==> job 6174 <==
// apb_uart
module apb_uart #(
    parameter SYSTEM_FREQUENCY = 50_000_000,
    parameter SAMPLING_RATE = 16
)(
    input pclk,  
    input preset_n,  
    input psel,
    input penable,
    input pwrite,
    input[11:0] paddr,
    input[3:0] pstrb,
    input[31:0] pwdata,
    output pready,
    output pslverr,
    output[31:0] prdata,
    output irq,
    output logic baud_o,
    output logic tick_rx, 
    input cts_n,
    input rx,
    output tx,
    output rts_n
);
export LEC_CHECK = 0
export CAP_MARGIN = 20
export CORE_ASPECT_RATIO = 1.81
export CORE_MARGIN = 2
export CORE_UTILIZATION = 72
export CTS_CLUSTER_DIAMETER = 354
export PLACE_DENSITY_LB_ADDON = 0.01
export SETUP_SLACK_MARGIN = 0.98
export SLEW_MARGIN = 20
create_clock -name core_clock -period 3.37 [get_ports {pclk}]
run.sh (not shown) runs the stock make flow with config.mk's settings and CLKGATE_MAP_FILE=.
==> job 1631 (differences from job 6174) <==
CORE_ASPECT_RATIO = 0.72   (was 1.81)
CTS_CLUSTER_DIAMETER = 28   (was 354)
CTS_CLUSTER_SIZE = 62   (was not set)
HOLD_SLACK_MARGIN = 0.3   (was not set)
SETUP_SLACK_MARGIN = 0.96   (was 0.98)
==> impl_metrics.json <==
{
  "cp-startpoint": "uart_tx_top_inst.fifo_tx_inst.count[1]",
  "multi_input_gate_share_of_the_layout_cell_area_pct": 34.5,
  "grt_use_met1_pct": 54.4,
  "result_of_the_run": "finished clean"
}
# the run above: job 1631

==> impl_metrics.json <==
{
  "multi_input_gate_share_of_the_layout_cell_area_pct": 36.0,
  "cp-startpoint": "baud_gen_inst.counter_rx[18]",
  "result_of_the_run": "finished clean",
  "top_usage_layer": "met2"
}
# the run above: job 6174


* * *

==> v13: inputs <==
Starting RTL as in the previous note.
make LEC_CHECK=0 ABC_AREA=1 CAP_MARGIN=5 CORE_MARGIN=2 CORE_UTILIZATION=71 CTS_CLUSTER_DIAMETER=258 CTS_CLUSTER_SIZE=15 SLEW_MARGIN=20 finish   # period 11.4 ns
==> inputs of v4, as changes to v13 <==
Settings changed: ABC_AREA 1 to unset, CAP_MARGIN 5 to 20, CORE_UTILIZATION 71 to 61, CTS_CLUSTER_DIAMETER 258 to unset, CTS_CLUSTER_SIZE 15 to unset.
==> flow/constraint.sdc (replaced) <==
create_clock -name core_clock -period 6.1 [get_ports {pclk}]
set_input_delay 1.2200 -clock core_clock [delete_from_list [all_inputs] [get_ports {pclk}]]
set_output_delay 1.2200 -clock core_clock [all_outputs]
set_load 0.01 [all_outputs]
==> inputs of v11, as changes to v13 <==
Settings changed: ABC_AREA 1 to unset, CAP_MARGIN 5 to 20, CORE_UTILIZATION 71 to 40, CTS_CLUSTER_DIAMETER 258 to unset, CTS_CLUSTER_SIZE 15 to unset.
==> flow/constraint.sdc (replaced) <==
create_clock -name core_clock -period 6.06 [get_ports {pclk}]
set_input_delay 1.2120 -clock core_clock [delete_from_list [all_inputs] [get_ports {pclk}]]
set_output_delay 1.2120 -clock core_clock [all_outputs]
set_load 0.01 [all_outputs]
==> inputs of v36, as changes to v13 <==
Settings changed: CORE_ASPECT_RATIO set to 1.67, CORE_UTILIZATION 71 to 28, CTS_CLUSTER_DIAMETER 258 to unset, CTS_CLUSTER_SIZE 15 to unset, SETUP_SLACK_MARGIN set to 5.0.
==> flow/constraint.sdc (replaced) <==
create_clock -name core_clock -period 20.0 [get_ports {pclk}]
set_input_delay 4.0000 -clock core_clock [delete_from_list [all_inputs] [get_ports {pclk}]]
set_output_delay 4.0000 -clock core_clock [all_outputs]
set_load 0.01 [all_outputs]
==> notes <==
v13 went through all stages and came out clean. v4 passed the timing, design-rule and antenna checks. v11 completed without violations. v36 produced a clean layout.
The lowest clock skew belongs to v13, the highest to v36.
Sequential cell count is the same in v36 and v11.
The highest die area belongs to v36, the lowest to v13.
The highest first-iteration DRC count belongs to v13, the lowest to v36.
Core utilization: v13 > v4 > v11 > v36.
==> figures <==
metric	v4	v36	v13	v11
Setup clock skew after layout	0.0226 ns	0.0375 ns	0.0202 ns	0.0343 ns
Via count of the first global-routing pass	22700	26100	26800	22300
Drt initial violations	2281	1509	3336	2201
Routed wire length per instance	21.0 um	17.1 um	19.9 um	19.8 um
Outcome	finished clean	finished clean	finished clean	finished clean
Post-Place Worst Slack	2.70 ns	13.10 ns	5.64 ns	2.50 ns
Internal Dissipation	8.70 mW	2.50 mW	3.99 mW	8.93 mW
Number of clock buffers in the layout	106	99	105	128
Layout Cell Area excl Fill	0.0374 sq mm	0.0388 sq mm	0.0369 sq mm	0.0381 sq mm
HPWL after detailed placement	52700 um	66200 um	59700 um	54900 um
Dominant cell type by count on the critical path	-	sky130_fd_sc_hd__nor2_1	sky130_fd_sc_hd__nor2_1	sky130_fd_sc_hd__nand2_1
Post-layout period usage	54.8%	31.5%	45.7%	58.2%

* * *

==> nickel <==
Starting RTL as in the previous note.
export LEC_CHECK = 0
export ABC_AREA = 1
export CAP_MARGIN = 20
export CELL_PAD_IN_SITES_DETAIL_PLACEMENT = 1
export CELL_PAD_IN_SITES_GLOBAL_PLACEMENT = 1
export CORE_MARGIN = 7
export CORE_UTILIZATION = 64
export CTS_CLUSTER_SIZE = 18
export GPL_ROUTABILITY_DRIVEN = 0
export MIN_ROUTING_LAYER = met2
export SETUP_SLACK_MARGIN = 5.0
export SLEW_MARGIN = 0
create_clock -name core_clock -period 20.0 [get_ports {pclk}]
==> inputs of tundra, as changes to nickel <==
==> flow/config.mk (replaced) <==
export PLATFORM = sky130hd
export DESIGN_NAME = apb_uart
export DESIGN_NICKNAME = apb_uart
export VERILOG_FILES = /design/flow/design.v
export SDC_FILE = /design/flow/constraint.sdc
export NUM_CORES = 4
export LEC_CHECK = 0
export CAP_MARGIN = 20
export CELL_PAD_IN_SITES_DETAIL_PLACEMENT = 1
export CORE_MARGIN = 2
export CORE_UTILIZATION = 28
export GPL_ROUTABILITY_DRIVEN = 0
export MIN_ROUTING_LAYER = met2
export PLACE_DENSITY_LB_ADDON = 0.2
export SETUP_SLACK_MARGIN = 0.01
export SLEW_MARGIN = 20
export TNS_END_PERCENT = 35
==> flow/constraint.sdc (replaced) <==
create_clock -name core_clock -period 4.05 [get_ports {pclk}]
set_input_delay 0.8100 -clock core_clock [delete_from_list [all_inputs] [get_ports {pclk}]]
set_output_delay 0.8100 -clock core_clock [all_outputs]
set_load 0.01 [all_outputs]
==> inputs of zinc, as changes to nickel <==
==> flow/config.mk (replaced) <==
export PLATFORM = sky130hd
export DESIGN_NAME = apb_uart
export DESIGN_NICKNAME = apb_uart
export VERILOG_FILES = /design/flow/design.v
export SDC_FILE = /design/flow/constraint.sdc
export NUM_CORES = 4
export LEC_CHECK = 0
export CAP_MARGIN = 20
export CORE_MARGIN = 2
export CORE_UTILIZATION = 40
export SLEW_MARGIN = 20
==> flow/constraint.sdc (replaced) <==
create_clock -name core_clock -period 5.51 [get_ports {pclk}]
set_input_delay 1.1020 -clock core_clock [delete_from_list [all_inputs] [get_ports {pclk}]]
set_output_delay 1.1020 -clock core_clock [all_outputs]
set_load 0.01 [all_outputs]
==> notes <==
- zinc finished clean. tundra finished with timing, DRC and antenna clean. nickel ended with an error in clock tree synthesis on DPL-0033.
- In tundra the register-to-register slack is worse than in zinc, by 1100 ps.
- Of tundra and zinc, tundra has the higher critical path depth (gap 4).
- In tundra the synthesized cell count is lower than in nickel, by 21%.
- Of zinc and tundra, tundra has the higher first-iteration DRC count (gap about 45%, measured against tundra).
- Between tundra and zinc, the lower global-route usage is in zinc (gap 5.0 points).
- Against tundra, the combinational power of zinc is lower by 34%.
- In zinc the sequential power is smaller than in tundra, by 27%.
- Total power: tundra is higher than zinc (about 45%).

* * *

==> 12-10 <==
apb_uart again, from the RTL that the note above started with.
Settings: LEC_CHECK=0, ABC_AREA=1, CAP_MARGIN=5, CELL_PAD_IN_SITES_DETAIL_PLACEMENT=2, CELL_PAD_IN_SITES_GLOBAL_PLACEMENT=1, CORE_ASPECT_RATIO=1.74, CORE_MARGIN=2, CORE_UTILIZATION=67, CTS_CLUSTER_DIAMETER=24, CTS_CLUSTER_SIZE=10, GPL_TIMING_DRIVEN=1, MIN_ROUTING_LAYER=met2, PLACE_DENSITY_LB_ADDON=0.16, SETUP_SLACK_MARGIN=5.0, SLEW_MARGIN=20; clock period 20.0 ns.
==> inputs of 01-23, as changes to 12-10 <==
==> flow/config.mk (replaced) <==
export PLATFORM = sky130hd
export DESIGN_NAME = apb_uart
export DESIGN_NICKNAME = apb_uart
export VERILOG_FILES = /design/flow/design.v
export SDC_FILE = /design/flow/constraint.sdc
export NUM_CORES = 4
export LEC_CHECK = 0
export CAP_MARGIN = 20
export CORE_MARGIN = 2
export CORE_UTILIZATION = 57
export SLEW_MARGIN = 20
==> flow/constraint.sdc (replaced) <==
create_clock -name core_clock -period 6.06 [get_ports {pclk}]
set_input_delay 1.2120 -clock core_clock [delete_from_list [all_inputs] [get_ports {pclk}]]
set_output_delay 1.2120 -clock core_clock [all_outputs]
set_load 0.01 [all_outputs]
==> inputs of 09-11, as changes to 12-10 <==
==> flow/config.mk (replaced) <==
export PLATFORM = sky130hd
export DESIGN_NAME = apb_uart
export DESIGN_NICKNAME = apb_uart
export VERILOG_FILES = /design/flow/design.v
export SDC_FILE = /design/flow/constraint.sdc
export NUM_CORES = 4
export LEC_CHECK = 0
export CAP_MARGIN = 20
export CORE_MARGIN = 2
export CORE_UTILIZATION = 70
export SETUP_SLACK_MARGIN = 0.85
export SLEW_MARGIN = 20
==> flow/constraint.sdc (replaced) <==
create_clock -name core_clock -period 3.44 [get_ports {pclk}]
set_input_delay 0.6880 -clock core_clock [delete_from_list [all_inputs] [get_ports {pclk}]]
set_output_delay 0.6880 -clock core_clock [all_outputs]
set_load 0.01 [all_outputs]
==> results <==
Outcome: 09-11 complete, no violations; 12-10 did not finish; 01-23 complete, no violations
Failing step: 09-11 -; 12-10 global placement without I/O (3_1_place_gp_skip_io); 01-23 -
Sequential Power Share: 09-11 0.513; 12-10 -; 01-23 0.513
Slew Viols, Final: 09-11 0; 12-10 -; 01-23 0
Initial DRT Pass Iterations: 09-11 8; 12-10 -; 01-23 6
Count of cells resized by post-cts repair: 09-11 27; 12-10 -; 01-23 0
Fraction of cell area in non-clock buffers: 09-11 0.0445; 12-10 -; 01-23 0.0303
Maximum net fanout on the critical path: 09-11 11; 12-10 -; 01-23 21
Worst EP arrival: 09-11 3070 ps; 12-10 -; 01-23 4190 ps
Largest cell class by area: 09-11 registers; 12-10 -; 01-23 registers
Clk pwr: 09-11 0.00904 W; 12-10 -; 01-23 0.00515 W
Initial antenna violation count: 09-11 0; 12-10 -; 01-23 1
Maximum VDD drop: 09-11 548 µV; 12-10 -; 01-23 255 µV
Leading power group: 09-11 sequential cells; 12-10 -; 01-23 sequential cells
Deepest level of the CTS H-tree: 09-11 3; 12-10 -; 01-23 3
Area delta synth->final: 09-11 14.2%; 12-10 -; 01-23 12.7%
Total Nets Final: 09-11 3220; 12-10 -; 01-23 3171
Hold buffers post-CTS: 09-11 0; 12-10 -; 01-23 0
Antenna viol nets, final: 09-11 0; 12-10 -; 01-23 0
Multi-input combinational cell count: 09-11 1982; 12-10 -; 01-23 1982
Sequential standard cell area: 09-11 19200 µm²; 12-10 -; 01-23 19200 µm²

* * *

==> job 7422: inputs <==
apb_uart again, from the RTL that the note above started with.
export LEC_CHECK = 0
export CAP_MARGIN = 20
export CORE_ASPECT_RATIO = 0.71
export CORE_MARGIN = 2
export CORE_UTILIZATION = 72
export CTS_CLUSTER_DIAMETER = 29
export PLACE_DENSITY_LB_ADDON = 0.01
export SETUP_SLACK_MARGIN = 0.98
export SLEW_MARGIN = 20
create_clock -name core_clock -period 3.37 [get_ports {pclk}]
==> job 9821 (differences from job 7422) <==
- CORE_ASPECT_RATIO: 0.71 -> unset
- CTS_CLUSTER_DIAMETER: 29 -> unset
- CTS_CLUSTER_SIZE: unset -> 50
- PLACE_DENSITY_LB_ADDON: 0.01 -> unset
- SETUP_SLACK_MARGIN: 0.98 -> 0.89
==> job 3029 (differences from job 7422) <==
- ABC_AREA: unset -> 1
- CORE_ASPECT_RATIO: 0.71 -> unset
- CTS_CLUSTER_DIAMETER: 29 -> 377
- CTS_CLUSTER_SIZE: unset -> 10
- PLACE_DENSITY_LB_ADDON: 0.01 -> unset
- SETUP_SLACK_MARGIN: 0.98 -> 0.99
==> notes <==
The lowest critical path depth belongs to job 9821, the highest to job 3029.
The lowest clock-buffer cell count belongs to job 9821, the highest to job 3029.
Clock power: job 9821 < job 3029 < job 7422.
The lowest total power belongs to job 3029, the highest to job 7422.
First-iteration DRC count: job 9821 < job 3029 < job 7422.
Job 3029 ran to the end with no violations. Job 9821 finished with timing, DRC and antenna clean. Job 7422 went through all stages and came out clean.
==> figures <==
item	job 3029	job 7422	job 9821
Yosys synthesis chip area	0.0340 mm²	0.0333 mm²	0.0333 mm²
Row Count	79	66	78
Detailed-route vias per instance	6.19	6.93	6.70
Result of the run	no timing/DRC/antenna violations	no timing/DRC/antenna violations	no timing/DRC/antenna violations
Cell count in the Yosys report	3,835	3,020	3,020
Violation count after the first detailed-route iteration	3,481	4,899	3,277
Clock slew seen by the registers of the worst setup and hold paths	0.06 ns	0.06 ns	0.07 ns
Total number of cells along the worst setup path	15	12	11
Instance area at placement	0.0354 mm²	0.0348 mm²	0.0348 mm²
Net switching fraction of the power	0.213	0.232	0.213
Count of clock-net buffers in the final layout	148	137	115

* * *

==> inputs of 11-25 <==
apb_uart again, from the RTL that the note above started with.
Settings: LEC_CHECK=0, ABC_AREA=1, CAP_MARGIN=20, CELL_PAD_IN_SITES_DETAIL_PLACEMENT=0, CORE_MARGIN=2, CORE_UTILIZATION=72, CTS_CLUSTER_DIAMETER=336, CTS_CLUSTER_SIZE=15, GPL_ROUTABILITY_DRIVEN=0, GPL_TIMING_DRIVEN=1, HOLD_SLACK_MARGIN=0.3, PLACE_DENSITY_LB_ADDON=0.01, SETUP_SLACK_MARGIN=0.96, SLEW_MARGIN=20; clock period 3.37 ns.
==> 12-14 (differences from 11-25) <==
CELL_PAD_IN_SITES_DETAIL_PLACEMENT = default   (was 0)
CORE_ASPECT_RATIO = 0.72   (was default)
CTS_CLUSTER_DIAMETER = 374   (was 336)
CTS_CLUSTER_SIZE = 10   (was 15)
GPL_ROUTABILITY_DRIVEN = default   (was 0)
GPL_TIMING_DRIVEN = default   (was 1)
HOLD_SLACK_MARGIN = 0.29   (was 0.3)
PLACE_DENSITY_LB_ADDON = 0.14   (was 0.01)
SETUP_SLACK_MARGIN = 1.0   (was 0.96)
==> results.cfg <==
; implementation run metrics
[global_routing]
grt_max_degree = 110
grt_pass1_vias = 26500

[critical_path]
cp.arrival_ps = 2940
r2r_cells = 15

[power]
power.share.clock = 0.385

[final_layout]
stdcell_count = 4556
layout.nonclk_buf_frac = 0.0399

[sta]
fin_ws_ps = 973

[floorplan]
nWellTaps = 607

[outcome]
status = finished clean

[cts]
post-cts-setup-buffers = 2
That was 11-25.
==> results.cfg <==
; implementation run metrics
[cts]
post-cts-setup-buffers = 6

[power]
power.share.clock = 0.459

[critical_path]
r2r_cells = 7
cp.arrival_ps = 2870

[floorplan]
nWellTaps = 621

[outcome]
status = finished clean

[final_layout]
stdcell_count = 4627

[sta]
fin_ws_ps = 773

[global_routing]
grt_max_degree = 153
That was 12-14.

* * *

==> run Z <==
Starting RTL as in the previous note.
==> flow/config.mk <==
export PLATFORM = sky130hd
export DESIGN_NAME = apb_uart
export DESIGN_NICKNAME = apb_uart
export VERILOG_FILES = /design/flow/design.v
export SDC_FILE = /design/flow/constraint.sdc
export NUM_CORES = 4
export LEC_CHECK = 0
export CAP_MARGIN = 20
export CELL_PAD_IN_SITES_DETAIL_PLACEMENT = 2
export CELL_PAD_IN_SITES_GLOBAL_PLACEMENT = 3
export CORE_MARGIN = 7
export CORE_UTILIZATION = 58
export CTS_CLUSTER_SIZE = 60
export MIN_ROUTING_LAYER = met2
export SETUP_SLACK_MARGIN = 5.0
export SLEW_MARGIN = 20
==> flow/constraint.sdc <==
create_clock -name core_clock -period 20.0 [get_ports {pclk}]
set_input_delay 4.0000 -clock core_clock [delete_from_list [all_inputs] [get_ports {pclk}]]
set_output_delay 4.0000 -clock core_clock [all_outputs]
set_load 0.01 [all_outputs]
==> run P: changes against run Z <==
CELL_PAD_IN_SITES_DETAIL_PLACEMENT = default   (was 2)
CELL_PAD_IN_SITES_GLOBAL_PLACEMENT = default   (was 3)
CORE_UTILIZATION = 40   (was 58)
CTS_CLUSTER_SIZE = default   (was 60)
MIN_ROUTING_LAYER = default   (was met2)
SETUP_SLACK_MARGIN = 3.31   (was 5.0)
==> run A: changes against run Z <==
ABC_AREA = 1   (was default)
CELL_PAD_IN_SITES_DETAIL_PLACEMENT = default   (was 2)
CELL_PAD_IN_SITES_GLOBAL_PLACEMENT = default   (was 3)
CORE_MARGIN = 2   (was 7)
CORE_UTILIZATION = 71   (was 58)
CTS_CLUSTER_DIAMETER = 258   (was default)
CTS_CLUSTER_SIZE = 15   (was 60)
MIN_ROUTING_LAYER = default   (was met2)
SETUP_SLACK_MARGIN = default   (was 5.0)
==> flow/constraint.sdc (replaced) <==
create_clock -name core_clock -period 14.4 [get_ports {pclk}]
set_input_delay 2.8800 -clock core_clock [delete_from_list [all_inputs] [get_ports {pclk}]]
set_output_delay 2.8800 -clock core_clock [all_outputs]
set_load 0.01 [all_outputs]
==> run F: changes against run Z <==
CELL_PAD_IN_SITES_DETAIL_PLACEMENT = default   (was 2)
CELL_PAD_IN_SITES_GLOBAL_PLACEMENT = default   (was 3)
CORE_MARGIN = 2   (was 7)
CORE_UTILIZATION = 14   (was 58)
CTS_CLUSTER_SIZE = default   (was 60)
MIN_ROUTING_LAYER = default   (was met2)
SETUP_SLACK_MARGIN = default   (was 5.0)
==> flow/constraint.sdc (replaced) <==
create_clock -name core_clock -period 30.6 [get_ports {pclk}]
set_input_delay 6.1200 -clock core_clock [delete_from_list [all_inputs] [get_ports {pclk}]]
set_output_delay 6.1200 -clock core_clock [all_outputs]
set_load 0.01 [all_outputs]
==> results.ini <==
[logic_synthesis]
netlist_area_sq_um = 34000
fa_ha_area_share_pct = 1.97
ys_sh_aoi_pct = 14.7
xor_area_share_pct = 2.99
yosysChipArea_sq_um = 34000
synth_seq_share_pct = 56.4
ys_sh_mux_pct = 0.442
area_leaders = dfxtp_1 28%, edfxtp_1 23%, nor2_1 6.1%, o21ai_0 6.0%, dfrtp_1 5.5%
top_area_share_pct = 28.0

[status]
status = finished clean

[floorplanning]
core_area_sq_um = 47400

[end of results for run A]
==> results.ini <==
[logic_synthesis]
xor_area_share_pct = 4.15
synth_seq_share_pct = 57.6
netlist_area_sq_um = 33300
ys_sh_aoi_pct = 9.81

[floorplanning]
core_area_sq_um = 82200

[status]
status = finished clean

[end of results for run P]
==> results.ini <==
[logic_synthesis]
ys_sh_aoi_pct = 9.81
top_area_share_pct = 28.6
ys_sh_mux_pct = 8.30
area_leaders = dfxtp_1 29%, edfxtp_1 23%, dfrtp_1 5.6%, mux4_2 5.5%, nand2_1 4.9%
fa_ha_area_share_pct = 2.02
xor_area_share_pct = 4.15
synth_seq_share_pct = 57.6

[status]
status = finished clean

[floorplanning]
core_area_sq_um = 236000

[end of results for run F]
==> results.ini <==
[floorplanning]
core_area_sq_um = 56500

[status]
haltStage = global placement without I/O
status = did not finish
firstError = [ERROR GPL-0301] Utilization 111.536 % exceeds 100%.

[logic_synthesis]
yosysChipArea_sq_um = 33300
ys_sh_mux_pct = 8.30
ys_sh_aoi_pct = 9.81
xor_area_share_pct = 4.15
netlist_area_sq_um = 33300
synth_seq_share_pct = 57.6

[end of results for run Z]
No activity file was given, so power comes from the tool's default toggle rates.
